==> design/flow/design.v <==
module processor(
input   clk,
input   rst,
input   inst_valid,
input   [63:0] p_rdata,
output  reg [31:0] p_wdata,
output  reg done
    );
parameter IDLE = 0;
parameter INST = 1;
parameter ADD  = 2;
parameter SUB  = 3;
parameter MUL  = 4;
parameter TRAN = 5;
parameter DET  = 6;
parameter DONE = 7;
reg [2:0] state,n_state;
reg [4:0] inst;
reg  [6:0] A_0,A_1,A_2,A_3,B_0,B_1,B_2,B_3;
always@(posedge clk or posedge rst) begin
    if(rst) begin
        state <= 0;
    end
    else begin
        state <= n_state;
    end
end
always@(*) begin
    case(state)
    IDLE:begin
        n_state =(inst_valid == 1)? INST : IDLE; 
    end
    INST:begin
        case(inst)
            5'b00001:   n_state = ADD;
            5'b00010:   n_state = SUB;
            5'b00100:   n_state = MUL;
            5'b01000:   n_state = TRAN;
            5'b10000:   n_state = DET;
            default:     n_state = IDLE;
        endcase
    end
    ADD:begin
        n_state = DONE;
    end
    SUB:begin
        n_state = DONE;
    end
    MUL:begin
        n_state = DONE;
    end
    TRAN:begin
        n_state = DONE;
    end
    DET:begin
        n_state = DONE;
    end
    DONE:begin
        n_state = IDLE;
    end
    default:begin
        n_state = IDLE;
    end
    endcase
end
always@(posedge clk) begin
    case(state)
    IDLE:begin
         p_wdata <= 0;
         done    <= 0;
         inst <= (inst_valid == 1)? p_rdata[60:56] : 5'd0;
         A_0  <= (inst_valid == 1)? p_rdata[6:0] : 7'd0;
         A_1  <= (inst_valid == 1)? p_rdata[13:7] : 7'd0;
         A_2  <= (inst_valid == 1)? p_rdata[20:14] : 7'd0;
         A_3  <= (inst_valid == 1)? p_rdata[27:21] : 7'd0;
         B_0  <= (inst_valid == 1)? p_rdata[34:28] : 7'd0;
         B_1  <= (inst_valid == 1)? p_rdata[41:35] : 7'd0;
         B_2  <= (inst_valid == 1)? p_rdata[48:42] : 7'd0;
         B_3  <= (inst_valid == 1)? p_rdata[55:49] : 7'd0;
    end
    INST:begin
    end
    ADD:begin
        p_wdata[6:0]   <= A_0 + B_0;
        p_wdata[13:7]  <= A_1 + B_1;
        p_wdata[20:14] <= A_2 + B_2;
        p_wdata[27:21] <= A_3 + B_3;
        p_wdata[31:28] <= 4'd0;
        done <= 1;
    end
    SUB:begin
        p_wdata[6:0]   <= A_0 - B_0;
        p_wdata[13:7]  <= A_1 - B_1;
        p_wdata[20:14] <= A_2 - B_2;
        p_wdata[27:21] <= A_3 - B_3;
        p_wdata[31:28] <= 4'd0;
        done <= 1;
    end
    MUL:begin
        p_wdata[6:0]     <= (A_0 * B_0) + (A_1 * B_2);
        p_wdata[13:7]    <= (A_0 * B_1) + (A_1 * B_3);
        p_wdata[20:14]   <= (A_2 * B_0) + (A_3 * B_2);
        p_wdata[27:21]   <= (A_2 * B_1) + (A_3 * B_3);
        p_wdata[31:28] <= 4'd0;
        done <= 1;
    end
    TRAN:begin
        p_wdata[6:0]     <= A_0;
        p_wdata[13:7]    <= A_2;
        p_wdata[20:14]   <= A_1;
        p_wdata[27:21]   <= A_3; 
        p_wdata[31:28] <= 4'd0;
        done <= 1;
    end
    DET:begin
        p_wdata[6:0]     <= (A_0 * A_3) - (A_1 * A_2);
        p_wdata[31:6] <= 25'd0;
        done <= 1;
    end
    DONE:begin
        done <= 0;
    end
    default:begin
        p_wdata <= 0;
        done    <= 0;
    end
    endcase
end
endmodule
module controller(
input clk,
input rst,
input done,
input  [31:0] p_wdata,
input  [31:0] b_rdata,
output reg [31:0] b_wdata,
output [63:0] p_rdata,
output reg [31:0] addr,
output reg inst_valid,
output reg [3:0] we,
output reg en
    );
parameter bram_base_addr   = 32'h00000000;  
parameter result_base_addr   =  32'h00000000 ; 
parameter RESET_1     = 0;
parameter RESET_2     = 1;
parameter IDLE      = 2;
parameter R_BEGIN_1 = 3;
parameter R_BEGIN_2 = 4;
parameter READ_1    = 5;
parameter READ_2    = 6;
parameter READ_3    = 7;
parameter READ_4    = 8;
parameter WAIT      = 9;
parameter WRITE_1   = 10;
parameter WRITE_2   = 11;
reg [31:0] data1,data2;
reg start;
reg [3:0]  state,n_state;
reg [31:0] counter_r,counter_w;
reg [31:0] count,count_goal;
assign   p_rdata = {data2,data1};
always@(posedge clk or posedge rst) begin
    if(rst) begin
        state <= RESET_1;
    end
    else begin
        state <= n_state;
    end
end
always@(*) begin
    case(state)
        RESET_1:begin
            n_state = RESET_2;
        end
        RESET_2:begin
            n_state = (count == count_goal)? IDLE : RESET_2;
        end
        IDLE:begin
            n_state = (start)? READ_1 : R_BEGIN_1;
        end
        R_BEGIN_1:begin
             n_state = R_BEGIN_2;
        end
        R_BEGIN_2:begin
             n_state = IDLE;
        end
        READ_1:begin
            n_state = READ_2;
        end
        READ_2:begin
            n_state = READ_3;
        end
        READ_3:begin
            n_state = READ_4;
        end
        READ_4:begin
            n_state = WAIT;
        end
        WAIT:begin
            n_state = (done)? WRITE_1 : WAIT;
        end
        WRITE_1:begin
            n_state = WRITE_2;
        end
        WRITE_2:begin
            n_state = IDLE;
        end 
        default: begin
            n_state = IDLE;
        end 
    endcase
end
always@(posedge clk) begin
    case(state)
        RESET_1:begin
            inst_valid <= 0;
            counter_r    <= 32'd4;
            counter_w    <= 32'd40;
            addr       <= 0;
            we         <= 4'h0;
            en         <= 0;
            start      <= 0;
            data1      <= 0;
            data2      <= 0;
            count      <= 0;
            count_goal <=15; 
            b_wdata    <= 0;
        end 
        RESET_2:begin
            en         <= (count == count_goal)? 1:0;
            count      <= (count == count_goal)? 0 : count +1;
        end
        IDLE:begin
            addr <= (start)? bram_base_addr + counter_r : bram_base_addr;
            we   <= 0;
        end
        R_BEGIN_1:begin
             addr <= addr;
        end
        R_BEGIN_2:begin
              start <= (b_rdata[31] == 1)? 1:0;
        end
        READ_1:begin
            addr <= addr;
            counter_r <= counter_r + 32'd4;
        end
        READ_2:begin
            data1  <= b_rdata;
            addr <= bram_base_addr + counter_r;
        end
        READ_3:begin
            addr <= addr;
            counter_r <= counter_r + 32'd4;
        end
        READ_4:begin
            data2  <= b_rdata;
            counter_r <= counter_r + 32'd4;
        end
        WAIT:begin
            inst_valid <= 1;
            b_wdata    <= (done == 1)? p_wdata : 0;
        end
        WRITE_1:begin
            inst_valid <= 0;
            addr <= result_base_addr + counter_w;
            we   <= 4'hf;
        end
        WRITE_2:begin
            counter_w    <= counter_w + 32'd4;
            we   <= 4'hf;
            start <= 0;
        end 
        default: begin
            inst_valid <= 0;
            counter_r    <= 32'd4;
            counter_w    <= 32'd40;
            addr       <= 0;
            we         <= 4'h0;
            en         <= 0;
            start      <= 0;
            data1      <= 0;
            data2      <= 0;
            count      <= 0;
            count_goal <=15; 
            b_wdata    <= 0;
        end 
    endcase
end
endmodule
`timescale 1ns / 1ps
module top(
input clk,
input rst,
input  [31:0] b_rdata,
output [31:0] b_wdata,
output [31:0] addr,
output [3:0] we,
output en,
output rstout
    );
wire inst_valid;
wire [63:0] p_rdata;
wire [31:0] p_wdata;
wire done;
assign rstout = ~rst;
processor po(
        .clk(clk),
        .rst(rstout),
        .inst_valid(inst_valid),
        .p_rdata(p_rdata),
        .p_wdata(p_wdata),
        .done(done)
    );
controller co(
        .clk(clk),
        .rst(rstout),
        .done(done),
        .p_wdata(p_wdata),
        .b_rdata(b_rdata),
        .b_wdata(b_wdata),   
        .p_rdata(p_rdata),
        .addr(addr),
        .inst_valid(inst_valid),
        .we(we),
        .en(en)
    );
endmodule
==> design/flow/run.sh <==
#!/bin/bash
# the make line also repeats each setting of config.mk as NAME=value (left out here)
make -C /OpenROAD-flow-scripts/flow DESIGN_CONFIG=/design/flow/config.mk WORK_HOME=/design/flow/orfs CLKGATE_MAP_FILE= finish
==> design/flow/config.mk <==
export PLATFORM = sky130hd
export DESIGN_NAME = top
export DESIGN_NICKNAME = top
export VERILOG_FILES = /design/flow/design.v
export SDC_FILE = /design/flow/constraint.sdc
export NUM_CORES = 4
export LEC_CHECK = 0
export CAP_MARGIN = 5
export CELL_PAD_IN_SITES_DETAIL_PLACEMENT = 1
export CORE_MARGIN = 5
export CORE_UTILIZATION = 71
export CTS_CLUSTER_DIAMETER = 299
export CTS_CLUSTER_SIZE = 80
export GPL_TIMING_DRIVEN = 1
export MIN_ROUTING_LAYER = met1
export SLEW_MARGIN = 5
export TNS_END_PERCENT = 25
==> design/flow/constraint.sdc <==
create_clock -name core_clock -period 4.89 [get_ports {clk}]
set_input_delay 0.9780 -clock core_clock [delete_from_list [all_inputs] [get_ports {clk}]]
set_output_delay 0.9780 -clock core_clock [all_outputs]
set_load 0.01 [all_outputs]
==> results of run 1 <==
[stage by stage]
stage,area [um2],instances
after global placement,24400,2557
after floorplan,22300,2026
==> flow_metrics.tcl, run 1 <==
# collected from the flow reports
set metrics [dict create \
    status "aborted with a tool error" \
    stop_stage "detailed placement" \
    firstError "[ERROR DPL-0033] detailed placement checks failed during check placement." \
    synthMuxAreaShare 0.00135 \
    synthTopCellsByCount "edfxtp_1 (305), and2_1 (271), inv_1 (173), xnor2_1 (165)" \
    pin_count 104 \
    rows 64 \
    fp_util 0.723 \
    synth-edff-count 305 \
    syn_avg_cell_area_um2 11.0 \
    synth.distinct_cells 58 \
    yosysSeqAreaShare 0.435 \
    ys_sh_xor 0.103 \
    yosysMostFrequentCell "edfxtp_1" \
    synthAdderAreaFrac 0.182 \
    top_area_frac 0.412 \
    ys_seq_elements 325 \
    synthesis.instances 2020 \
    portBuffers 97 \
    coreArea_um2 30700 \
    async_flop_share 0.0615 \
    die_height_um 187 \
    yosysWarnings 2 \
    ys_area_um2 22200 \
    topCombFamilyByArea "adder cells" \
    die_x_um 187 \
    area_leaders "edfxtp_1 (41%), ha_1 (9.1%), fa_1 (9.1%)" \
    ff_type "edfxtp_1" \
    synth_area_leader_cell "edfxtp_1" \
    die_area_um2 35000 \
    gp_congestion 1.00 \
    ys_sh_aoi 0.0559 \
    yosys-stat-cells 2020 \
    ys_sh_simple 0.175 \
    netlist_area_um2 22200 \
]
==> run 2: changes to the inputs <==
- ABC_AREA: not set -> 1
- CAP_MARGIN: 5 -> 20
- CELL_PAD_IN_SITES_DETAIL_PLACEMENT: 1 -> not set
- CORE_MARGIN: 5 -> 2
- CORE_UTILIZATION: 71 -> 72
- CTS_CLUSTER_DIAMETER: 299 -> not set
- CTS_CLUSTER_SIZE: 80 -> 40
- GPL_ROUTABILITY_DRIVEN: not set -> 1
- GPL_TIMING_DRIVEN: 1 -> not set
- MAX_ROUTING_LAYER: not set -> met4
- MIN_ROUTING_LAYER: met1 -> not set
- PLACE_DENSITY: not set -> 0.64
- SETUP_SLACK_MARGIN: not set -> -0.2
- SLEW_MARGIN: 5 -> 20
- TNS_END_PERCENT: 25 -> not set
- clock period: 4.89 -> 4.31 ns (I/O delays scaled with it)
==> run 2 against run 1 <==
The layout now fails its checks (setup timing). Die size shrank 0.51%. Synthesized cell count grew 42%. Area after synthesis grew 7.8%.
==> flow_metrics.tcl, run 2 <==
# flow metrics
set metrics [dict create \
    clock_power_mw 2.83 \
    slew_violations 0 \
    cts_htree_levels 2 \
    seq_cell_power_mw 3.83 \
    syn_avg_cell_area_um2 8.37 \
    grtUsageTotal 0.392 \
    gp_congestion 0.996 \
    so_faults "setup timing" \
    power_density_nw_per_um2 261 \
    ff_type "edfxtp_1" \
    drt_iter0_drc 1930 \
    routed_wl_mm 65.5 \
    synth_area_leader_cell "edfxtp_1" \
    hold_depth 0 \
    wl_per_cell_um 18.5 \
    clk_latency_ns 0.54 \
    worstPathMaxFanout 5 \
    dp_cells 3458 \
    cts_tree "done" \
    max_stage_delay_ns 0.55 \
    utilization 0.846 \
    pg_comb_uw 554 \
    yosysSeqAreaShare 0.403 \
    min_from "co.state[8]" \
    ys_sh_xor 0.0406 \
    synthMuxAreaShare 0 \
    ys_area_um2 24000 \
    die_x_um 186 \
    cts_max_path_buffers 3 \
    vias 20200 \
    pwr-share-clk 0.393 \
    cts_num_sinks 325 \
    leakage_nw 14.3 \
    clk_pin_slew_ns 0.06 \
    switching_share 0.254 \
    die_height_um 186 \
    hp-class "register to register" \
    arrival_ns 5.61 \
    rows 66 \
    p_sw_mw 1.83 \
    combinationalPowerShare 0.077 \
    top_area_frac 0.382 \
    ys_sh_aoi 0.0554 \
    p_seq_frac 0.531 \
    finalSetupViolations 14 \
    warning_count 38 \
    fmax_ghz 0.187 \
    crit_path_start "po.B_0[4]" \
    place_ws_ns -0.947 \
    synthTopCellsByCount "nand2_1 (749), inv_1 (679), edfxtp_1 (305), ha_1 (162), nor2_1 (145)" \
    max_cap_violations 0 \
    period_used_share 1.24 \
    viasPerCell 5.71 \
    maxPowerGroup "sequential cells" \
    regToRegEndpoint "po.p_wdata[6]" \
    ys_sh_simple 0.206 \
    synthesis.instances 2865 \
    grt_pass1_vias 20700 \
    path_buffers 9 \
    holdPathEnd "co.state[5]" \
    grt_pass1_wl_mm 105 \
    yosysWarnings 2 \
    synth.distinct_cells 60 \
    yosysMostFrequentCell "nand2_1" \
    cp_slowest_cell "fa_1" \
    fin_cells 3534 \
    first_pass_iters 6 \
    syn2layout_area_growth_pct 15.5 \
    required_ns 4.59 \
    portBuffers 97 \
    overflow 0 \
    fp_util 0.733 \
    cp-endpoint "po.p_wdata[6]" \
    numCtsBuffers 35 \
    slew_headroom 0.382 \
    topCombFamilyByArea "simple AND/OR/NAND/NOR gates" \
    async_flop_share 0.0615 \
    die_area_um2 34800 \
    netlist_area_um2 24000 \
    synth-edff-count 305 \
    pin_count 104 \
    r2r_cells 27 \
    antenna_left 0 \
    fin_crit_ns 5.33 \
    ys_seq_elements 325 \
    dpl_cell_area_um2 26400 \
    coreArea_um2 32700 \
    post-route-drc-count 0 \
    p_int_mw 5.39 \
    hpwl_mm 47.8 \
    tightest_slew_ns 0.925 \
    reg2reg_from "po.B_0[4]" \
    antenna_found_initial 3 \
    cts_root_buf "clkbuf_16" \
    critPathCaptureType "register" \
    startpoint_type "register" \
    nNetsFinal 3359 \
    grt_setup_unrepaired "yes" \
    finalHoldViolCount 0 \
    status "complete, but fails checks" \
    tns_ns -8.53 \
    worst-setup-path-type "register to register" \
    reg2reg_slack_ns -1.02 \
    peakVddDrop_mv 0.454 \
    holdBufCountCts 0 \
    synthAdderAreaFrac 0.169 \
    yosys-stat-cells 2865 \
    layout_setup_ws_ns -1.02 \
    area_leaders "edfxtp_1 (38%), nand2_1 (12%), inv_1 (11%)" \
    cp.depth 27 \
    cpMostUsedCell "fa_1" \
    critPathTopFamily "adder cells" \
    grt_max_degree 65 \
    finalClockSkew_ns 0.0212 \
    finish.instance_area_um2 27700 \
]
-- run 2: layer usage --
metal,track usage,vias to the layer above,share of wire
li1,-,9285,-
met1,0.466,9494,0.37
met2,0.641,1100,0.47
met3,0.0623,306,0.091
met4,0.221,0,0.067
met5,-,-,0
-- run 2: area by class of cell --
class | count | area (um2)
antenna | 3 | 7.51
clock buffer | 41 | 908
clock inverter | 23 | 160
fill | 1870 | 5020
inverter | 686 | 2580
multi-input combinational | 1761 | 11600
sequential | 325 | 9660
tap | 442 | 553
timing repair buffer | 253 | 2210
-- run 2: metrics by stage --
stage	hold WS (ns)	power [mW]
finish	0.419	7.22
global route	0.431	7.46
CTS	0.417	7.23
detailed placement	0.388	4.42
global placement	0.386	4.38
floorplan	0.352	4.24
-- run 2: timing repair --
item / 4_1_cts / 5_1_grt
buffers inserted: 2 / 9
endpoints found under the setup margin: 13 / 14
resized: 25 / 36
pin swaps: 20 / 30
==> run 3: changes to the inputs <==
- ABC_AREA: 1 -> not set
- CORE_UTILIZATION: 72 -> 62
- CTS_CLUSTER_SIZE: 40 -> 98
- GPL_ROUTABILITY_DRIVEN: 1 -> not set
- MAX_ROUTING_LAYER: met4 -> not set
- PLACE_DENSITY: 0.64 -> not set
- SETUP_SLACK_MARGIN: -0.2 -> not set
- clock period: 4.31 -> 4.43 ns (I/O delays scaled with it)
==> run 3 against run 2 <==
The layout still fails its checks (setup timing). Clock skew grew 0.0068 ns. Combinational power shrank about 40%. Sequential share of layout area grew 1.9 points. Die size grew 7.5%. Worst hold slack lost 0.0085 ns. First-iteration DRC count shrank 44%. Area after synthesis shrank 7.3%. Final area shrank 5.1%. Global-route usage shrank 7.4 points. Sequential power shrank 1%. Non-clock buffer count grew 13. Cell count shrank 23%. Critical endpoint unchanged. Largest power group unchanged.
==> flow_metrics.tcl, run 3 <==
# flow metrics
set metrics [dict create \
    peakVddDrop_mv 0.459 \
    synthesis.instances 2020 \
    path_buffers 5 \
    finalClockSkew_ns 0.0280 \
    pin_count 104 \
    regToRegEndpoint "po.p_wdata[6]" \
    cp-endpoint "po.p_wdata[6]" \
    syn2layout_area_growth_pct 18.1 \
    seq_cell_power_mw 3.78 \
    grtUsageTotal 0.318 \
    synth-edff-count 305 \
    dpl_cell_area_um2 24700 \
    antenna_left 0 \
    ys_sh_aoi 0.0559 \
    maxPowerGroup "sequential cells" \
    hold_depth 0 \
    synth.distinct_cells 58 \
    cts_tree "done" \
    min_from "co.state[11]" \
    portBuffers 97 \
    reg2reg_slack_ns -0.84 \
    p_total_mw 6.99 \
    yosysMostFrequentCell "edfxtp_1" \
    first_pass_iters 5 \
    reg2reg_from "po.B_0[2]" \
    viasPerCell 5.69 \
    wl_per_cell_um 21.1 \
    fp_util 0.627 \
    die_area_um2 37400 \
    leakage_nw 10.8 \
    fin_crit_ns 5.27 \
    timing.hold.ws_ns 0.410 \
    combinationalPowerShare 0.048 \
    drt_iter0_drc 1073 \
    worst-setup-path-type "register to register" \
    slew_violations 0 \
    utilization 0.740 \
    worstPathMaxFanout 2 \
    ys_sh_simple 0.175 \
    rows 69 \
    ys_seq_elements 325 \
    grt_pass1_wl_mm 91.8 \
    fin_cells 2721 \
    startpoint_type "register" \
    overflow 0 \
    syn_avg_cell_area_um2 11.0 \
    switching_share 0.235 \
    cp.depth 20 \
    die_x_um 193 \
    required_ns 4.73 \
    status "complete, but fails checks" \
    coreArea_um2 35500 \
    nNetsFinal 2530 \
    pg_comb_uw 332 \
    numCtsBuffers 35 \
    p_sw_mw 1.64 \
    cts_root_buf "clkbuf_16" \
    topCombFamilyByArea "adder cells" \
    power_density_nw_per_um2 266 \
    die_height_um 193 \
    async_flop_share 0.0615 \
    clk_latency_ns 0.56 \
    logic_area_um2 11900 \
    area_leaders "edfxtp_1 (41%), ha_1 (9.1%), fa_1 (9.1%)" \
    period_used_share 1.19 \
    routed_wl_mm 57.4 \
    critPathCaptureType "register" \
    antenna_found_initial 0 \
    netlist_area_um2 22200 \
    top_area_frac 0.412 \
    hpwl_mm 42.3 \
    ys_sh_xor 0.103 \
    finalHoldViolCount 0 \
    cts_htree_levels 2 \
    grt_setup_unrepaired "yes" \
    finalSetupViolations 13 \
    synthAdderAreaFrac 0.182 \
    arrival_ns 5.57 \
    gp_congestion 0.952 \
    fillers 2483 \
    hp-class "register to register" \
    grt_max_degree 64 \
    p_int_mw 5.34 \
    tns_ns -6.58 \
    fmax_ghz 0.190 \
    cts_max_path_buffers 3 \
    slew_headroom 0.298 \
    synthTopCellsByCount "edfxtp_1 (305), and2_1 (271), inv_1 (173), xnor2_1 (165)" \
    yosysWarnings 2 \
    layout.area.seq_um2 9660 \
    tightest_slew_ns 1.05 \
    pwr-share-clk 0.412 \
    p_seq_frac 0.541 \
    yosys-stat-cells 2020 \
    cpMostUsedCell "fa_1" \
    clock_power_mw 2.88 \
    so_faults "setup timing" \
    grt_pass1_vias 16300 \
    dp_cells 2642 \
    insertedDiodeCount 0 \
    clk_pin_slew_ns 0.07 \
    max_stage_delay_ns 0.55 \
    max_cap_violations 0 \
    vias 15500 \
    r2r_cells 20 \
    ff_type "edfxtp_1" \
    crit_chain "buf_4 > ha_4 > fa_1 > inv_2 > fa_1 > inv_2 > fa_1 > inv_1 > fa_1 > inv_1 > fa_1 > fa_1 > ha_4 > o21ai_2 > o21bai_1 > a21oi_1 > xnor3_1 > xor2_1 > nand2_1 > a22oi_2" \
    cp_slowest_cell "fa_1" \
    synth_area_leader_cell "edfxtp_1" \
    ys_area_um2 22200 \
    crit_path_start "po.B_0[2]" \
    layout_setup_ws_ns -0.844 \
    yosysSeqAreaShare 0.435 \
    cts_num_sinks 325 \
    holdPathEnd "co.state[1]" \
    post-route-drc-count 0 \
    warning_count 38 \
    synthMuxAreaShare 0.00135 \
    place_ws_ns -0.859 \
    critPathTopFamily "adder cells" \
    finish.instance_area_um2 26300 \
    holdBufCountCts 0 \
]
==> run 3: cell type report <==
cell class,count,share of cell area
Clock buffer,41,0.0350
Inverter,174,0.0249
Timing Repair Buffer,266,0.0893
Sequential cell,325,0.368
Multi-Input combinational cell,1431,0.453
Tap cell,461,0.0220
Clock inverter,23,0.00781
==> run 3: metal layers <==
metal | vias up | share of wire | track usage
met5 | - | 0 | 0
met4 | 0 | 0.050 | 0.138
met3 | 162 | 0.054 | 0.0448
met2 | 463 | 0.49 | 0.532
met1 | 7643 | 0.41 | 0.416
li1 | 7218 | - | -
==> run 3: timing repair <==
| item | 4_1_cts | 5_1_grt |
|---|---|---|
| resized | 33 | 38 |
| gates cloned | 0 | 0 |
| buffers inserted | 12 | 14 |
| pin swaps | 22 | 19 |
| endpoints found under the setup margin | 13 | 14 |
==> run 4: changes to the inputs <==
- CORE_UTILIZATION: 62 -> 40
- CTS_CLUSTER_SIZE: 98 -> not set
- SETUP_SLACK_MARGIN: not set -> -0.11
- clock period: 4.43 -> 5.68 ns (I/O delays scaled with it)
==> run 4 against run 3 <==
Now clean on timing, DRC and antenna. Utilization is 27 points lower. Die size up 54%. Count of clock-buffer cells in the layout rose by 8. Critical endpoint is now po.p_wdata[13]. Area after synthesis unchanged. Highest routed layer is now met5.
==> flow_metrics.tcl, run 4 <==
# flow metrics
set metrics [dict create \
    status "finished clean" \
    hold_depth 0 \
    fin_crit_ns 5.53 \
    clock_power_mw 2.50 \
    hp-class "register to register" \
    critPathTopFamily "adder cells" \
    cts_htree_levels 2 \
    synth_area_leader_cell "edfxtp_1" \
    finalClockSkew_ns 0.0578 \
    seq_cell_power_mw 2.93 \
    reg2reg_slack_ns 0.15 \
    pin_count 104 \
    synthesis.instances 2020 \
    p_int_mw 4.40 \
    yosys-stat-cells 2020 \
    insertedDiodeCount 0 \
    yosysWarnings 2 \
    synthAdderAreaFrac 0.182 \
    warning_count 33 \
    worst-setup-path-type "register to register" \
    period_used_share 0.974 \
    p_seq_frac 0.512 \
    peakVddDrop_mv 0.259 \
    drt_iter0_drc 1013 \
    gp_congestion 0.898 \
    max_stage_delay_ns 0.54 \
    arrival_ns 5.85 \
    worstPathMaxFanout 15 \
    vias 14800 \
    cp-endpoint "po.p_wdata[13]" \
    finalHoldViolCount 0 \
    regToRegEndpoint "po.p_wdata[13]" \
    post-route-drc-count 0 \
    finalSetupViolations 0 \
    p_sw_mw 1.31 \
    clk_latency_ns 0.57 \
    holdBufCountCts 0 \
    synthTopCellsByCount "edfxtp_1 (305), and2_1 (271), inv_1 (173), xnor2_1 (165)" \
    synthMuxAreaShare 0.00135 \
    cp.depth 19 \
    cpMostUsedCell "fa_1" \
    async_flop_share 0.0615 \
    area_leaders "edfxtp_1 (41%), ha_1 (9.1%), fa_1 (9.1%)" \
    path_buffers 5 \
    fillers 5047 \
    reg2reg_from "po.A_0[2]" \
    nNetsFinal 2439 \
    max_cap_violations 0 \
    netlist_area_um2 22200 \
    first_pass_iters 6 \
    power_density_nw_per_um2 222 \
    fp_util 0.404 \
    grt_pass1_vias 15200 \
    ff_type "edfxtp_1" \
    cts_num_sinks 325 \
    antenna_found_initial 1 \
    clk_pin_slew_ns 0.06 \
    cp_slowest_cell "fa_1" \
    top_area_frac 0.412 \
    logic_area_um2 11600 \
    layout.area.seq_um2 9660 \
    synth-edff-count 305 \
    cts_tree "done" \
    slew_violations 0 \
    grt_max_degree 65 \
    leakage_nw 10.4 \
    pwr-share-clk 0.438 \
    crit_chain "buf_6 > nand2_1 > fa_1 > fa_1 > fa_1 > inv_1 > fa_1 > inv_1 > fa_1 > fa_1 > inv_1 > ha_1 > o21ai_0 > o21bai_1 > a21oi_2 > xnor3_1 > xnor2_1 > a222oi_1 > inv_1" \
    r2r_cells 19 \
    synth.distinct_cells 58 \
    hpwl_mm 40.6 \
    post_cts_buffers 0 \
    routed_wl_mm 55.9 \
    combinationalPowerShare 0.050 \
    yosysMostFrequentCell "edfxtp_1" \
    cts_max_path_buffers 3 \
    slew_headroom 0.413 \
    timing.hold.ws_ns 0.407 \
    die_area_um2 57500 \
    die_height_um 240 \
    pg_comb_uw 285 \
    yosysSeqAreaShare 0.435 \
    required_ns 6.00 \
    portBuffers 97 \
    die_x_um 240 \
    startpoint_type "register" \
    maxPowerGroup "sequential cells" \
    ys_area_um2 22200 \
    fmax_ghz 0.181 \
    holdPathEnd "co.state[1]" \
    crit_path_start "po.A_0[2]" \
    viasPerCell 5.06 \
    ys_sh_simple 0.175 \
    antenna_left 0 \
    tightest_slew_ns 0.880 \
    grtUsageTotal 0.199 \
    rows 86 \
    cts_root_buf "clkbuf_16" \
    switching_share 0.230 \
    min_from "co.state[11]" \
    syn_avg_cell_area_um2 11.0 \
    topCombFamilyByArea "adder cells" \
    ys_sh_xor 0.103 \
    tns_ns 0 \
    numCtsBuffers 37 \
    ys_sh_aoi 0.0559 \
    critPathCaptureType "register" \
    ys_seq_elements 325 \
    overflow 0 \
    coreArea_um2 55000 \
    wl_per_cell_um 19.1 \
    syn2layout_area_growth_pct 15.6 \
    grt_pass1_wl_mm 87.0 \
]
run 4: cell type report:
cell class	instances	share of cell area
sequential	325	0.376
multi-input combinational	1431	0.451
clock inverter	19	0.0111
timing repair buffer	173	0.0609
tap	748	0.0364
inverter	174	0.0254
clock buffer	49	0.0390
run 4: metal layers:
layer | track usage | up-vias | wire, um
li1 | - | 7041 | -
met1 | 0.261 | 7227 | 24000
met2 | 0.320 | 395 | 25700
met3 | 0.0402 | 112 | 3620
met4 | 0.0879 | 2 | 2540
met5 | 0 | - | 16
run 4: metrics by stage:
stage | instance area (um2) | total power, mW | setup WS, ns | utilization | std cells
after floorplan | 22300 | 3.13 | 0.130 | - | 2026
after global placement | 24400 | 3.24 | 0.131 | 0.443 | 2850
after detailed placement | 24400 | 3.26 | 0.0527 | 0.443 | 2850
after CTS | 25700 | 5.78 | 0.103 | 0.467 | 2918
after global routing | 25700 | 5.93 | -0.107 | 0.467 | 2919
final | 25700 | 5.71 | 0.150 | 0.467 | 2919
run 4: what timing repair did:
action,4_1_cts,5_1_grt
setup endpoints to repair,0,2
gates resized,0,5
hold endpoints to repair,0,0
==> run 5: changes to the inputs <==
- ABC_AREA: not set -> 1
- CAP_MARGIN: 20 -> 25
- CORE_MARGIN: 2 -> 10
- CORE_UTILIZATION: 40 -> 17
- CTS_CLUSTER_DIAMETER: not set -> 206
- GPL_ROUTABILITY_DRIVEN: not set -> 0
- HOLD_SLACK_MARGIN: not set -> 0.27
- MAX_ROUTING_LAYER: not set -> met4
- PLACE_DENSITY_LB_ADDON: not set -> 0.17
- SETUP_SLACK_MARGIN: -0.11 -> 0.38
- SLEW_MARGIN: 20 -> 0
- TNS_END_PERCENT: not set -> 25
- clock period: 5.68 -> 7.9 ns (I/O delays scaled with it)
==> run 5 against run 4 <==
Synthesized cell count grew 42%. Critical path type unchanged. Combinational power rose by 7%. Sequential share of layout area decreased by 4.0 points. Flip-flop count stayed put. Critical path depth grew 2. Non-clock buffer count fell by 30. Total power is 23% lower. Worst hold slack improved by 0.010 ns. Clock skew decreased by 0.025 ns. Register-to-register slack improved by 2.0 ns. Routed wire length is 41% higher. Worst setup slack gained 2.0 ns.
==> flow_metrics.tcl, run 5 <==
# flow metrics
set metrics [dict create \
    clock_power_mw 2.03 \
    hpwl_mm 59.2 \
    startpoint_type "register" \
    first_pass_iters 7 \
    clk_pin_slew_ns 0.06 \
    period_used_share 0.734 \
    async_flop_share 0.0615 \
    ys_seq_elements 325 \
    dpl_cell_area_um2 27300 \
    post_cts_buffers 0 \
    utilization 0.205 \
    worst-setup-path-type "register to register" \
    critPathTopFamily "adder cells" \
    die_height_um 396 \
    cts_tree "done" \
    grt_setup_unrepaired "no" \
    grt_max_degree 64 \
    crit_chain "nand2_1 > fa_1 > fa_1 > fa_1 > inv_1 > fa_1 > inv_1 > fa_1 > inv_1 > fa_1 > ha_1 > nand2_1 > inv_1 > nand2_1 > a31o_2 > nand2_1 > nand3_1 > nand2_1 > nand2_1 > nand3_1 > nand2_1" \
    crit_path_start "po.A_2[1]" \
    synthesis.instances 2865 \
    tightest_slew_ns 0.974 \
    coreArea_um2 140000 \
    overflow 0 \
    finalHoldViolCount 0 \
    yosysWarnings 2 \
    netlist_area_um2 24000 \
    vias 17700 \
    synthAdderAreaFrac 0.169 \
    holdPathEnd "co.state[5]" \
    cts_num_sinks 325 \
    reg2reg_slack_ns 2.10 \
    grt_pass1_wl_mm 119 \
    dp_cells 4790 \
    numCtsBuffers 43 \
    rows 137 \
    fp_util 0.171 \
    antenna_found_initial 8 \
    synth-edff-count 305 \
    seq_cell_power_mw 2.09 \
    nNetsFinal 3257 \
    cp-endpoint "po.p_wdata[20]" \
    syn_avg_cell_area_um2 8.37 \
    pwr-share-clk 0.459 \
    worstPathMaxFanout 20 \
    hold_depth 0 \
    synthTopCellsByCount "nand2_1 (749), inv_1 (679), edfxtp_1 (305), ha_1 (162), nor2_1 (145)" \
    regToRegEndpoint "po.p_wdata[20]" \
    power_density_nw_per_um2 154 \
    p_sw_mw 1.14 \
    critPathCaptureType "register" \
    slew_violations 0 \
    cp.depth 21 \
    peakVddDrop_mv 0.133 \
    status "finished clean" \
    cts_root_buf "clkbuf_16" \
    synth.distinct_cells 60 \
    pin_count 104 \
    topCombFamilyByArea "simple AND/OR/NAND/NOR gates" \
    ys_area_um2 24000 \
    finish.instance_area_um2 28700 \
    cp_slowest_cell "edfxtp_1" \
    clk_latency_ns 0.61 \
    holdBufCountCts 0 \
    pg_comb_uw 304 \
    fmax_ghz 0.172 \
    warning_count 33 \
    yosys-stat-cells 2865 \
    required_ns 8.24 \
    synthMuxAreaShare 0 \
    yosysMostFrequentCell "nand2_1" \
    cpMostUsedCell "nand2_1" \
    antenna_left 0 \
    combinationalPowerShare 0.069 \
    cts_max_path_buffers 3 \
    tns_ns 0 \
    finalSetupViolations 0 \
    ff_type "edfxtp_1" \
    post-route-drc-count 0 \
    p_int_mw 3.29 \
    switching_share 0.257 \
    r2r_cells 21 \
    reg2reg_from "po.A_2[1]" \
    leakage_nw 13.9 \
    arrival_ns 6.14 \
    portBuffers 97 \
    area_leaders "edfxtp_1 (38%), nand2_1 (12%), inv_1 (11%)" \
    maxPowerGroup "sequential cells" \
    routed_wl_mm 78.8 \
    path_buffers 4 \
    top_area_frac 0.382 \
    yosysSeqAreaShare 0.403 \
    min_from "co.state[8]" \
    die_area_um2 156000 \
    p_seq_frac 0.472 \
    drt_iter0_drc 1057 \
    fin_cells 4875 \
    cts_resized 0 \
    die_x_um 396 \
    max_stage_delay_ns 0.93 \
    ys_sh_aoi 0.0554 \
    wl_per_cell_um 16.2 \
    viasPerCell 3.64 \
    synth_area_leader_cell "edfxtp_1" \
    cts_htree_levels 2 \
    slew_headroom 0.351 \
    ys_sh_xor 0.0406 \
    hp-class "register to register" \
    syn2layout_area_growth_pct 19.8 \
    finalClockSkew_ns 0.0326 \
    grt_pass1_vias 18400 \
    grtUsageTotal 0.103 \
    ys_sh_simple 0.206 \
    fin_crit_ns 5.80 \
    max_cap_violations 0 \
]
run 5: final cells by class:
cell class | instances | area (um2)
clock inverter | 27 | 313
sequential | 325 | 9660
timing repair buffer | 143 | 1350
inverter | 686 | 2570
clock buffer | 53 | 1110
tap | 1876 | 2350
multi-input combinational | 1761 | 11400
fill | 15600 | 111000
antenna | 4 | 10.0
run 5: through the flow:
step	hold slack (ns)	power [mW]	worst slack (ns)
floorplan	0.352	2.31	2.30
CTS	0.422	4.53	2.07
detailed placement	0.408	2.43	2.08
global route	0.436	4.65	1.71
global placement	0.406	2.43	2.12
finish	0.418	4.43	2.10
run 5: metal layers:
metal,routed length (um),track usage,vias to the layer above
met2,37700,0.172,245
met3,2890,0.0149,81
met4,1570,0.0213,0
met1,36600,0.131,8324
li1,-,-,9097
met5,0,-,-
==> run 6: changes to the inputs <==
- ABC_AREA: 1 -> not set
- CAP_MARGIN: 25 -> 20
- CORE_MARGIN: 10 -> 2
- CORE_UTILIZATION: 17 -> 72
- CTS_CLUSTER_DIAMETER: 206 -> 29
- CTS_CLUSTER_SIZE: not set -> 35
- GPL_ROUTABILITY_DRIVEN: 0 -> not set
- HOLD_SLACK_MARGIN: 0.27 -> not set
- MAX_ROUTING_LAYER: met4 -> not set
- PLACE_DENSITY: not set -> 0.42
- PLACE_DENSITY_LB_ADDON: 0.17 -> not set
- SETUP_SLACK_MARGIN: 0.38 -> 0.26
- SLEW_MARGIN: 0 -> 20
- TNS_END_PERCENT: 25 -> not set
- clock period: 7.9 -> 5.03 ns (I/O delays scaled with it)
==> run 6 against run 5 <==
Register-to-register slack got worse by 2.3 ns. Total power increased by 78%. Highest routed layer unchanged. Area after synthesis decreased by 7.3%. Non-clock buffer count increased by 72. Largest cell class unchanged. Clock skew decreased by 0.013 ns. Now fails the layout checks on setup timing. Critical path type unchanged. First-iteration DRC count increased by 62%. Critical path depth decreased by 2. Maximum frequency increased by 11%. Critical endpoint is now po.p_wdata[6].
==> flow_metrics.tcl, run 6 <==
# flow metrics
set metrics [dict create \
    cts_htree_levels 2 \
    grt_max_degree 67 \
    min_from "co.state[11]" \
    power_density_nw_per_um2 295 \
    worstPathMaxFanout 2 \
    p_seq_frac 0.425 \
    hpwl_mm 40.8 \
    yosysSeqAreaShare 0.435 \
    dpl_cell_area_um2 24300 \
    cts_max_path_buffers 3 \
    so_faults "setup timing" \
    yosysMostFrequentCell "edfxtp_1" \
    hold_depth 0 \
    fp_util 0.729 \
    nNetsFinal 2505 \
    peakVddDrop_mv 0.415 \
    finish.instance_area_um2 26700 \
    ys_area_um2 22200 \
    drt_iter0_drc 1717 \
    cp_slowest_cell "fa_1" \
    clock_power_mw 4.19 \
    cts_num_sinks 325 \
    die_height_um 180 \
    antenna_left 0 \
    p_int_mw 5.97 \
    yosys-stat-cells 2020 \
    synth_area_leader_cell "edfxtp_1" \
    ys_sh_simple 0.175 \
    pg_comb_uw 322 \
    async_flop_share 0.0615 \
    first_pass_iters 6 \
    yosysWarnings 2 \
    clk_pin_slew_ns 0.06 \
    die_x_um 180 \
    cp.depth 19 \
    max_cap_violations 0 \
    grt_setup_unrepaired "yes" \
    r2r_cells 19 \
    synthMuxAreaShare 0.00135 \
    worst-setup-path-type "register to register" \
    pin_count 104 \
    warning_count 39 \
    critPathTopFamily "adder cells" \
    fin_crit_ns 5.24 \
    combinationalPowerShare 0.041 \
    status "complete, but fails checks" \
    top_area_frac 0.412 \
    post-route-drc-count 0 \
    startpoint_type "register" \
    crit_path_start "po.B_0[2]" \
    fmax_ghz 0.191 \
    coreArea_um2 30500 \
    clk_latency_ns 0.59 \
    ys_seq_elements 325 \
    max_stage_delay_ns 0.56 \
    synthAdderAreaFrac 0.182 \
    reg2reg_from "po.B_0[2]" \
    wl_per_cell_um 23.3 \
    area_leaders "edfxtp_1 (41%), ha_1 (9.1%), fa_1 (9.1%)" \
    grt_pass1_wl_mm 95.2 \
    hp-class "register to register" \
    syn_avg_cell_area_um2 11.0 \
    cts_tree "done" \
    topCombFamilyByArea "adder cells" \
    critPathCaptureType "register" \
    cp-endpoint "po.p_wdata[6]" \
    routed_wl_mm 61.8 \
    grt_pass1_vias 17000 \
    cpMostUsedCell "fa_1" \
    synthesis.instances 2020 \
    grtUsageTotal 0.384 \
    overflow 0 \
    arrival_ns 5.56 \
    leakage_nw 11.0 \
    tightest_slew_ns 1.09 \
    required_ns 5.35 \
    vias 16500 \
    path_buffers 4 \
    pwr-share-clk 0.534 \
    slew_headroom 0.276 \
    portBuffers 97 \
    synth.distinct_cells 58 \
    crit_chain "ha_2 > fa_1 > inv_2 > fa_1 > inv_1 > fa_1 > inv_1 > fa_1 > inv_1 > fa_1 > fa_1 > ha_4 > o21ai_2 > o21bai_1 > a21oi_2 > xnor3_1 > xor2_1 > nand2_1 > a22oi_1" \
    cts_root_buf "clkbuf_16" \
    finalHoldViolCount 0 \
    finalSetupViolations 6 \
    dp_cells 2532 \
    switching_share 0.240 \
    syn2layout_area_growth_pct 20.0 \
    synth-edff-count 305 \
    numCtsBuffers 61 \
    rows 64 \
    finalClockSkew_ns 0.0196 \
    regToRegEndpoint "po.p_wdata[6]" \
    viasPerCell 6.22 \
    synthTopCellsByCount "edfxtp_1 (305), and2_1 (271), inv_1 (173), xnor2_1 (165)" \
    insertedDiodeCount 0 \
    reg2reg_slack_ns -0.21 \
    antenna_found_initial 0 \
    gp_congestion 0.969 \
    ys_sh_aoi 0.0559 \
    ys_sh_xor 0.103 \
    seq_cell_power_mw 3.34 \
    fin_cells 2657 \
    netlist_area_um2 22200 \
    holdPathEnd "co.state[1]" \
    die_area_um2 32300 \
    maxPowerGroup "the clock network" \
    period_used_share 1.04 \
    p_sw_mw 1.89 \
    ff_type "edfxtp_1" \
    slew_violations 0 \
    layout_setup_ws_ns -0.208 \
]
[run 6: final cells by class]
class	instances	area [um2]
Sequential cell	325	9660
Clock buffer	65	1550
Inverter	174	653
Multi-Input combinational cell	1431	11800
Fill cell	1454	3840
Tap cell	396	495
Timing Repair Buffer	215	1930
Clock inverter	51	578
[run 6: metal layers]
layer  vias to the layer above  part of all wire  track usage
met5                         -                 0            0
met4                         0             0.065        0.215
met3                       240             0.086       0.0638
met2                      1019              0.49        0.644
met1                      8059              0.36        0.476
li1                       7206                 -            -
[run 6: through the flow]
step	hold slack [ns]	worst slack, ns	power (mW)	utilization	setup TNS, ns
6_report	0.433	-0.208	7.86	0.874	-0.936
5_1_grt	0.448	-0.453	8.05	0.874	-1.96
4_1_cts	0.432	-0.231	7.86	0.870	-0.783
3_5_place_dp	0.419	-0.319	3.68	0.795	-0.826
3_3_place_gp	0.400	-0.150	3.64	0.795	-0.398
2_1_floorplan	0.352	-0.219	3.53	-	-0.622
[run 6: what timing repair did]
action | in CTS | in global routing
buffers inserted | 7 | 2
hold buffers | 0 | 0
endpoints found under the setup margin | 11 | 12
gates resized | 26 | 30
pin swaps | 15 | 12
==> run 7: changes to the inputs <==
- PLACE_DENSITY: 0.42 -> not set
- PLACE_DENSITY_LB_ADDON: not set -> 0.18
- SETUP_SLACK_MARGIN: 0.26 -> 0.93
- clock period: 5.03 -> 3.16 ns (I/O delays scaled with it)
==> run 7 against run 6 <==
The flow now stops in global routing. Synthesized cell count unchanged. Die size unchanged. Area after synthesis unchanged.
==> flow_metrics.tcl, run 7 <==
# collected from the flow reports
set metrics [dict create \
    syn_avg_cell_area_um2 11.0 \
    ys_sh_aoi 0.0559 \
    top_area_frac 0.412 \
    synthAdderAreaFrac 0.182 \
    synthMuxAreaShare 0.00135 \
    place_ws_ns -2.13 \
    synthesis.instances 2020 \
    synth.distinct_cells 58 \
    yosysWarnings 2 \
    die_height_um 180 \
    netlist_area_um2 22200 \
    portBuffers 97 \
    hpwl_mm 45.0 \
    cts_htree_levels 3 \
    numCtsBuffers 66 \
    ys_area_um2 22200 \
    yosysSeqAreaShare 0.435 \
    grtUsageTotal 1.03 \
    async_flop_share 0.0615 \
    ys_sh_simple 0.175 \
    rows 64 \
    cts_max_path_buffers 3 \
    topCombFamilyByArea "adder cells" \
    die_area_um2 32300 \
    area_leaders "edfxtp_1 (41%), ha_1 (9.1%), fa_1 (9.1%)" \
    overflow 2828 \
    yosys-stat-cells 2020 \
    yosysMostFrequentCell "edfxtp_1" \
    gp_congestion 0.960 \
    synthTopCellsByCount "edfxtp_1 (305), and2_1 (271), inv_1 (173), xnor2_1 (165)" \
    cts_root_buf "clkbuf_16" \
    ys_sh_xor 0.103 \
    ff_type "edfxtp_1" \
    holdBufCountCts 0 \
    firstError "[ERROR GRT-0232] Routing congestion too high. Check the congestion heatmap in the GUI." \
    pin_count 104 \
    status "aborted with a tool error" \
    stop_stage "global routing" \
    synth_area_leader_cell "edfxtp_1" \
    cts_num_sinks 325 \
    die_x_um 180 \
    ys_seq_elements 325 \
    fp_util 0.729 \
    coreArea_um2 30500 \
    synth-edff-count 305 \
]
run 7: per-stage QoR:
| step | area [um2] | cells | power, mW | hold WS (ns) | utilization |
|---|---|---|---|---|---|
| 4_1_cts | 28700 | 2743 | 13.5 | 0.439 | 0.942 |
| 3_5_place_dp | 25200 | 2586 | 5.88 | 0.416 | 0.826 |
| 2_1_floorplan | 23000 | 2026 | 5.63 | 0.336 | - |
| 3_3_place_gp | 25200 | 2586 | 5.81 | 0.430 | 0.826 |
run 7: what timing repair did:
| action | CTS |
|---|---|
| pin swaps | 75 |
| buffers inserted | 35 |
| endpoints found under the setup margin | 220 |
| gates cloned | 2 |
| gates resized | 165 |
run 7: per-layer routing:
layer / GRT overflow / GRT usage
met4: 629 / 1.13
met5: 5 / 0.490
met3: 35 / 0.813
met2: 2127 / 1.30
met1: 32 / 0.932
==> run 8: changes to the inputs <==
- ABC_AREA: not set -> 1
- CORE_UTILIZATION: 72 -> 57
- CTS_CLUSTER_DIAMETER: 29 -> not set
- CTS_CLUSTER_SIZE: 35 -> not set
- GPL_ROUTABILITY_DRIVEN: not set -> 1
- MAX_ROUTING_LAYER: not set -> met4
- PLACE_DENSITY_LB_ADDON: 0.18 -> 0.17
- SETUP_SLACK_MARGIN: 0.93 -> not set
- clock period: 3.16 -> 3.9 ns (I/O delays scaled with it)
==> run 8 against run 7 <==
Area after synthesis up 7.8%. Synthesized cell count up 42%. Now fails the layout checks on setup timing. Die size up 35%.
==> flow_metrics.tcl, run 8 <==
# flow metrics
set metrics [dict create \
    cts_htree_levels 2 \
    die_x_um 209 \
    critPathCaptureType "register" \
    timing.hold.ws_ns 0.405 \
    numCtsBuffers 37 \
    nNetsFinal 3410 \
    regToRegEndpoint "po.p_wdata[6]" \
    p_int_mw 6.23 \
    yosys-stat-cells 2865 \
    finalClockSkew_ns 0.0204 \
    max_cap_violations 0 \
    switching_share 0.244 \
    rows 75 \
    ys_seq_elements 325 \
    arrival_ns 5.55 \
    reg2reg_slack_ns -1.35 \
    first_pass_iters 5 \
    required_ns 4.19 \
    cpMostUsedCell "fa_1" \
    min_from "co.state[9]" \
    clk_pin_slew_ns 0.06 \
    topCombFamilyByArea "simple AND/OR/NAND/NOR gates" \
    max_stage_delay_ns 0.55 \
    fillers 3190 \
    finalSetupViolations 16 \
    antenna_left 0 \
    layout_setup_ws_ns -1.35 \
    cp_slowest_cell "fa_1" \
    grtUsageTotal 0.304 \
    top_area_frac 0.382 \
    synthesis.instances 2865 \
    antenna_found_initial 4 \
    die_height_um 209 \
    worstPathMaxFanout 3 \
    grt_max_degree 65 \
    pin_count 104 \
    async_flop_share 0.0615 \
    fp_util 0.574 \
    coreArea_um2 41800 \
    so_faults "setup timing" \
    startpoint_type "register" \
    yosysMostFrequentCell "nand2_1" \
    synthMuxAreaShare 0 \
    worst-setup-path-type "register to register" \
    fin_crit_ns 5.25 \
    status "complete, but fails checks" \
    path_buffers 7 \
    hold_depth 0 \
    grt_setup_unrepaired "yes" \
    grt_pass1_vias 19500 \
    critPathTopFamily "adder cells" \
    die_area_um2 43700 \
    netlist_area_um2 24000 \
    tightest_slew_ns 0.945 \
    wl_per_cell_um 17.3 \
    r2r_cells 25 \
    period_used_share 1.35 \
    power_density_nw_per_um2 284 \
    slew_headroom 0.370 \
    portBuffers 97 \
    holdPathEnd "co.state[2]" \
    peakVddDrop_mv 0.426 \
    grt_pass1_wl_mm 101 \
    hpwl_mm 47.2 \
    ff_type "edfxtp_1" \
    synth-edff-count 305 \
    viasPerCell 5.28 \
    crit_path_start "po.A_0[2]" \
    maxPowerGroup "sequential cells" \
    overflow 0 \
    gp_congestion 0.911 \
    p_seq_frac 0.513 \
    combinationalPowerShare 0.072 \
    cts_max_path_buffers 3 \
    vias 19400 \
    synth_area_leader_cell "edfxtp_1" \
    ys_area_um2 24000 \
    pwr-share-clk 0.414 \
    area_leaders "edfxtp_1 (38%), nand2_1 (12%), inv_1 (11%)" \
    syn2layout_area_growth_pct 21.0 \
    cts_num_sinks 325 \
    synthTopCellsByCount "nand2_1 (749), inv_1 (679), edfxtp_1 (305), ha_1 (162), nor2_1 (145)" \
    hp-class "register to register" \
    synthAdderAreaFrac 0.169 \
    cp.depth 25 \
    ys_sh_xor 0.0406 \
    drt_iter0_drc 1457 \
    ys_sh_aoi 0.0554 \
    dpl_cell_area_um2 26600 \
    cts_root_buf "clkbuf_16" \
    clk_latency_ns 0.56 \
    pg_comb_uw 598 \
    yosysSeqAreaShare 0.403 \
    seq_cell_power_mw 4.23 \
    yosysWarnings 2 \
    ys_sh_simple 0.206 \
    p_sw_mw 2.01 \
    cp-endpoint "po.p_wdata[6]" \
    syn_avg_cell_area_um2 8.37 \
    slew_violations 0 \
    post-route-drc-count 0 \
    fmax_ghz 0.190 \
    routed_wl_mm 63.7 \
    synth.distinct_cells 60 \
    finish.instance_area_um2 29000 \
    clock_power_mw 3.42 \
    leakage_nw 14.7 \
    cts_tree "done" \
    warning_count 36 \
    finalHoldViolCount 0 \
    reg2reg_from "po.A_0[2]" \
]
-- run 8: final cells by class --
cell class | instances | area, um2 | share of cell area
timing repair buffer | 302 | 2760 | 0.0951
inverter | 686 | 2580 | 0.0889
sequential | 325 | 9660 | 0.333
clock buffer | 47 | 1000 | 0.0346
clock inverter | 20 | 191 | 0.00660
tap | 539 | 674 | 0.0232
multi-input combinational | 1761 | 12100 | 0.418
antenna | 4 | 10.0 | 0.000345
-- run 8: per-stage QoR --
| stage | util | setup slack (ns) | total power, mW | setup TNS (ns) | cells |
|---|---|---|---|---|---|
| 3_5_place_dp | 0.636 | -1.36 | 4.89 | -15.11 | 3569 |
| 4_1_cts | 0.684 | -1.30 | 8.30 | -12.72 | 3663 |
| 3_3_place_gp | 0.636 | -1.27 | 4.86 | -13.79 | 3569 |
| 6_report | 0.695 | -1.35 | 8.25 | -13.29 | 3684 |
| 5_1_grt | 0.695 | -1.56 | 8.55 | -15.78 | 3684 |
| 2_1_floorplan | - | -1.29 | 4.69 | -10.71 | 2871 |
-- run 8: routing by layer --
metal  track usage  routed length [um]  up-vias
met4         0.106                2610        0
met5             -                   0        -
met1         0.383               26500     9257
li1              -                   -     9401
met3        0.0424                3940      149
met2         0.506               30600      632
-- run 8: what timing repair did --
action                     4_1_cts  5_1_grt
hold buffers                     0        0
buffers inserted                30       20
resized                        131       81
pin swaps                       82       77
setup endpoints to repair       17       17
==> run 9: changes to the inputs <==
- ABC_AREA: 1 -> not set
- CORE_UTILIZATION: 57 -> 72
- CTS_CLUSTER_DIAMETER: not set -> 28
- CTS_CLUSTER_SIZE: not set -> 21
- GPL_ROUTABILITY_DRIVEN: 1 -> not set
- MAX_ROUTING_LAYER: met4 -> not set
- PLACE_DENSITY_LB_ADDON: 0.17 -> 0.19
- SETUP_SLACK_MARGIN: not set -> 1.46
- clock period: 3.9 -> 4.93 ns (I/O delays scaled with it)
==> run 9 against run 8 <==
The layout still fails its checks (setup timing). Worst hold slack improved by 0.070 ns. Sequential power fell by 19%. Register-to-register slack better by 0.12 ns. Critical path depth shrank 5. Total power increased by 3.9%. First-iteration DRC count increased by 140%. Routed wire length is 36% higher. Die size is 26% lower. Largest cell class unchanged.
==> flow_metrics.tcl, run 9 <==
# flow metrics
set metrics [dict create \
    grtUsageTotal 0.489 \
    hp-class "register to register" \
    worstPathMaxFanout 12 \
    antenna_found_initial 9 \
    first_pass_iters 13 \
    grt_max_degree 66 \
    place_ws_ns -0.378 \
    area_leaders "edfxtp_1 (41%), ha_1 (9.1%), fa_1 (9.1%)" \
    reg2reg_slack_ns -1.23 \
    utilization 0.915 \
    gp_congestion 0.991 \
    synth-edff-count 305 \
    syn2layout_area_growth_pct 25.6 \
    cp.depth 20 \
    cts_htree_levels 3 \
    critPathCaptureType "register" \
    vias 19500 \
    peakVddDrop_mv 0.526 \
    synthesis.instances 2020 \
    cts_max_path_buffers 3 \
    synth.distinct_cells 58 \
    fin_crit_ns 6.16 \
    cts_root_buf "clkbuf_16" \
    switching_share 0.263 \
    crit_path_start "po.A_0[0]" \
    max_cap_violations 0 \
    p_int_mw 6.31 \
    ys_sh_aoi 0.0559 \
    die_x_um 180 \
    clock_power_mw 4.74 \
    top_area_frac 0.412 \
    tightest_slew_ns 1.13 \
    cts_tree "done" \
    pin_count 104 \
    fillers 964 \
    cp_slowest_cell "o21bai_1" \
    yosysSeqAreaShare 0.435 \
    holdPathEnd "co.state[9]" \
    path_buffers 6 \
    portBuffers 97 \
    slew_violations 0 \
    reg2reg_from "po.A_0[0]" \
    hpwl_mm 42.4 \
    synthTopCellsByCount "edfxtp_1 (305), and2_1 (271), inv_1 (173), xnor2_1 (165)" \
    yosysWarnings 2 \
    async_flop_share 0.0615 \
    logic_area_um2 12600 \
    viasPerCell 7.24 \
    holdBufCountCts 0 \
    fp_util 0.729 \
    so_faults "setup timing" \
    power_density_nw_per_um2 307 \
    antenna_left 0 \
    status "complete, but fails checks" \
    post-route-drc-count 0 \
    period_used_share 1.25 \
    die_height_um 180 \
    drt_iter0_drc 3509 \
    clk_latency_ns 0.60 \
    finalSetupViolations 11 \
    numCtsBuffers 71 \
    cp-endpoint "po.p_wdata[13]" \
    synthMuxAreaShare 0.00135 \
    topCombFamilyByArea "adder cells" \
    layout_setup_ws_ns -1.23 \
    pg_comb_uw 398 \
    timing.hold.ws_ns 0.475 \
    rows 64 \
    required_ns 5.25 \
    layout.area.seq_um2 9660 \
    combinationalPowerShare 0.046 \
    slew_headroom 0.249 \
    yosysMostFrequentCell "edfxtp_1" \
    die_area_um2 32300 \
    finalHoldViolCount 0 \
    maxPowerGroup "the clock network" \
    ys_area_um2 22200 \
    p_seq_frac 0.400 \
    synthAdderAreaFrac 0.182 \
    syn_avg_cell_area_um2 11.0 \
    crit_chain "buf_4 > and2_1 > ha_4 > inv_4 > fa_1 > fa_1 > inv_2 > fa_1 > inv_2 > fa_1 > fa_1 > inv_2 > ha_4 > o21ai_2 > o21bai_1 > a21oi_1 > xnor3_1 > xnor2_1 > a222oi_1 > inv_1" \
    grt_pass1_vias 19700 \
    critPathTopFamily "adder cells" \
    ff_type "edfxtp_1" \
    synth_area_leader_cell "edfxtp_1" \
    r2r_cells 20 \
    leakage_nw 11.3 \
    regToRegEndpoint "po.p_wdata[13]" \
    coreArea_um2 30500 \
    cpMostUsedCell "fa_1" \
    fmax_ghz 0.162 \
    cts_num_sinks 325 \
    min_from "co.start" \
    arrival_ns 6.48 \
    overflow 0 \
    warning_count 39 \
    finalClockSkew_ns 0.0228 \
    ys_sh_simple 0.175 \
    finish.instance_area_um2 27900 \
    p_sw_mw 2.25 \
    tns_ns -4.45 \
    seq_cell_power_mw 3.43 \
    grt_pass1_wl_mm 119 \
    wl_per_cell_um 32.1 \
    startpoint_type "register" \
    clk_pin_slew_ns 0.05 \
    dpl_cell_area_um2 24500 \
    yosys-stat-cells 2020 \
    routed_wl_mm 86.5 \
    max_stage_delay_ns 0.61 \
    hold_depth 1 \
    pwr-share-clk 0.553 \
    ys_sh_xor 0.103 \
    ys_seq_elements 325 \
    worst-setup-path-type "register to register" \
    grt_setup_unrepaired "yes" \
    nNetsFinal 2535 \
    netlist_area_um2 22200 \
]
## run 9: repair_timing
| item | CTS | global route |
|---|---|---|
| pin swaps | 56 | 39 |
| endpoints found under the setup margin | 20 | 20 |
| gates resized | 113 | 60 |
| setup buffers | 19 | 5 |
## run 9: final cells by class
| type | count | share of cell area |
|---|---|---|
| Multi-Input combinational cell | 1431 | 0.451 |
| Sequential cell | 325 | 0.346 |
| Timing Repair Buffer | 235 | 0.0775 |
| Clock buffer | 80 | 0.0664 |
| Inverter | 174 | 0.0235 |
| Tap cell | 396 | 0.0178 |
| Clock inverter | 51 | 0.0170 |
| Antenna cell | 4 | 0.000359 |
## run 9: per-stage QoR
stage                     instances  total power, mW
after detailed placement       2536             3.77
after floorplan                2026             3.61
after global routing           2694             8.66
final                          2696             8.57
after global placement         2536             3.72
after CTS                      2686             8.38
## run 9: routing by layer
layer	track usage	wire, um
met5	0.0133	27
met4	0.349	9760
met3	0.133	13000
met2	0.769	37700
met1	0.584	26000
==> run 10: changes to the inputs <==
- CORE_ASPECT_RATIO: not set -> 0.54
- CORE_UTILIZATION: 72 -> 40
- CTS_CLUSTER_DIAMETER: 28 -> not set
- CTS_CLUSTER_SIZE: 21 -> 53
- HOLD_SLACK_MARGIN: not set -> 0.08
- MAX_ROUTING_LAYER: not set -> met4
- PLACE_DENSITY_LB_ADDON: 0.19 -> not set
- SETUP_SLACK_MARGIN: 1.46 -> not set
- TNS_END_PERCENT: not set -> 50
- clock period: 4.93 -> 6.0 ns (I/O delays scaled with it)
==> run 10 against run 9 <==
Now clean on timing, DRC and antenna. Maximum frequency increased by 6.4%. Count of clock-buffer cells in the layout decreased by 42. Register-to-register slack gained 1.4 ns. Area after synthesis stayed put. Synthesized cell count unchanged. Clock power down 58%. Worst hold slack lost 0.054 ns. Clock skew up 0.014 ns. Flip-flop count unchanged. Critical endpoint unchanged. Largest cell class unchanged.
==> flow_metrics.tcl, run 10 <==
# flow metrics
set metrics [dict create \
    rows 63 \
    hpwl_mm 51.1 \
    holdBufCountCts 0 \
    grtUsageTotal 0.240 \
    fp_util 0.405 \
    p_total_mw 5.05 \
    cts_htree_levels 1 \
    clock_power_mw 2.01 \
    reg2reg_from "po.B_1[3]" \
    post_cts_buffers 0 \
    finalClockSkew_ns 0.0366 \
    clk_latency_ns 0.61 \
    r2r_cells 18 \
    synth-edff-count 305 \
    tns_ns 0 \
    tightest_slew_ns 1.02 \
    syn2layout_area_growth_pct 13.9 \
    yosysWarnings 2 \
    pin_count 104 \
    fin_crit_ns 5.79 \
    leakage_nw 10.2 \
    topCombFamilyByArea "adder cells" \
    cp-endpoint "po.p_wdata[13]" \
    use_met3 0.0778 \
    insertedDiodeCount 0 \
    ys_sh_xor 0.103 \
    path_buffers 4 \
    seq_cell_power_mw 2.77 \
    required_ns 6.34 \
    area_leaders "edfxtp_1 (41%), ha_1 (9.1%), fa_1 (9.1%)" \
    maxPowerGroup "sequential cells" \
    overflow 0 \
    max_cap_violations 0 \
    p_sw_mw 1.19 \
    grt_max_degree 67 \
    yosysMostFrequentCell "edfxtp_1" \
    yosys-stat-cells 2020 \
    synth_area_leader_cell "edfxtp_1" \
    hp-class "register to register" \
    portBuffers 97 \
    regToRegEndpoint "po.p_wdata[13]" \
    switching_share 0.236 \
    cts_resized 0 \
    warning_count 33 \
    critPathTopFamily "adder cells" \
    ff_type "edfxtp_1" \
    cp_slowest_cell "edfxtp_1" \
    cts_num_sinks 325 \
    reg2reg_slack_ns 0.21 \
    vias 15400 \
    peakVddDrop_mv 0.203 \
    finalSetupViolations 0 \
    slew_violations 0 \
    fmax_ghz 0.173 \
    viasPerCell 5.31 \
    startpoint_type "register" \
    pwr-share-clk 0.398 \
    synthAdderAreaFrac 0.182 \
    antenna_found_initial 3 \
    finalHoldViolCount 0 \
    synth.distinct_cells 58 \
    die_height_um 177 \
    met1_usage 0.396 \
    slew_headroom 0.322 \
    cts_tree "done" \
    cp.depth 18 \
    combinationalPowerShare 0.054 \
    crit_chain "nand2_1 > fa_1 > fa_1 > fa_1 > inv_1 > fa_1 > inv_1 > fa_1 > fa_1 > inv_1 > ha_1 > o21ai_0 > o21bai_1 > a21oi_1 > xnor3_1 > xnor2_1 > a222oi_1 > inv_1" \
    routed_wl_mm 66.8 \
    grt_setup_unrepaired "no" \
    cpMostUsedCell "fa_1" \
    top_area_frac 0.412 \
    nNetsFinal 2425 \
    synthMuxAreaShare 0.00135 \
    coreArea_um2 54900 \
    fillers 5117 \
    drt_iter0_drc 1768 \
    grt-busiest-layer "met1" \
    status "finished clean" \
    ys_sh_aoi 0.0559 \
    async_flop_share 0.0615 \
    worst-setup-path-type "register to register" \
    synthTopCellsByCount "edfxtp_1 (305), and2_1 (271), inv_1 (173), xnor2_1 (165)" \
    die_x_um 325 \
    holdPathEnd "co.state[1]" \
    post-route-drc-count 0 \
    cts_max_path_buffers 3 \
    die_area_um2 57600 \
    ys_area_um2 22200 \
    grt_pass1_wl_mm 98.8 \
    grt_pass1_vias 14800 \
    ys_sh_simple 0.175 \
    clk_pin_slew_ns 0.08 \
    first_pass_iters 6 \
    hold_depth 0 \
    pg_comb_uw 274 \
    gp_congestion 1.02 \
    numCtsBuffers 30 \
    syn_avg_cell_area_um2 11.0 \
    cts_root_buf "clkbuf_16" \
    netlist_area_um2 22200 \
    p_seq_frac 0.548 \
    synthesis.instances 2020 \
    critPathCaptureType "register" \
    p_int_mw 3.86 \
    yosysSeqAreaShare 0.435 \
    ys_seq_elements 325 \
    arrival_ns 6.13 \
    antenna_left 0 \
    wl_per_cell_um 23.0 \
    crit_path_start "po.B_1[3]" \
    period_used_share 0.964 \
    use_met2 0.275 \
    min_from "co.state[11]" \
    worstPathMaxFanout 11 \
    power_density_nw_per_um2 200 \
    max_stage_delay_ns 0.64 \
]
[run 10: through the flow]
step	std cells	hold slack [ns]	area [um2]	utilization	worst slack, ns
3_5_place_dp	2843	0.403	24300	0.443	0.258
6_report	2899	0.421	25300	0.461	0.214
2_1_floorplan	2026	0.352	22300	-	0.450
5_1_grt	2899	0.437	25300	0.461	0.0232
3_3_place_gp	2843	0.399	24300	0.443	0.310
4_1_cts	2899	0.429	25300	0.461	0.236
[run 10: area by class of cell]
type	instances	area [um2]	share of cell area
Clock inverter	18	205	0.00811
Sequential cell	325	9660	0.382
Multi-Input combinational cell	1431	11600	0.457
Timing Repair Buffer	166	1490	0.0588
Clock buffer	38	791	0.0312
Inverter	174	653	0.0258
Tap cell	747	935	0.0369
[run 10: metal layers]
metal	vias up	wire [um]	share of wire
li1	7000	-	-
met1	7644	34600	0.52
met2	696	23100	0.35
met3	55	8300	0.12
met4	0	754	0.011
met5	-	0	0
Power and IR drop assume default switching activity.
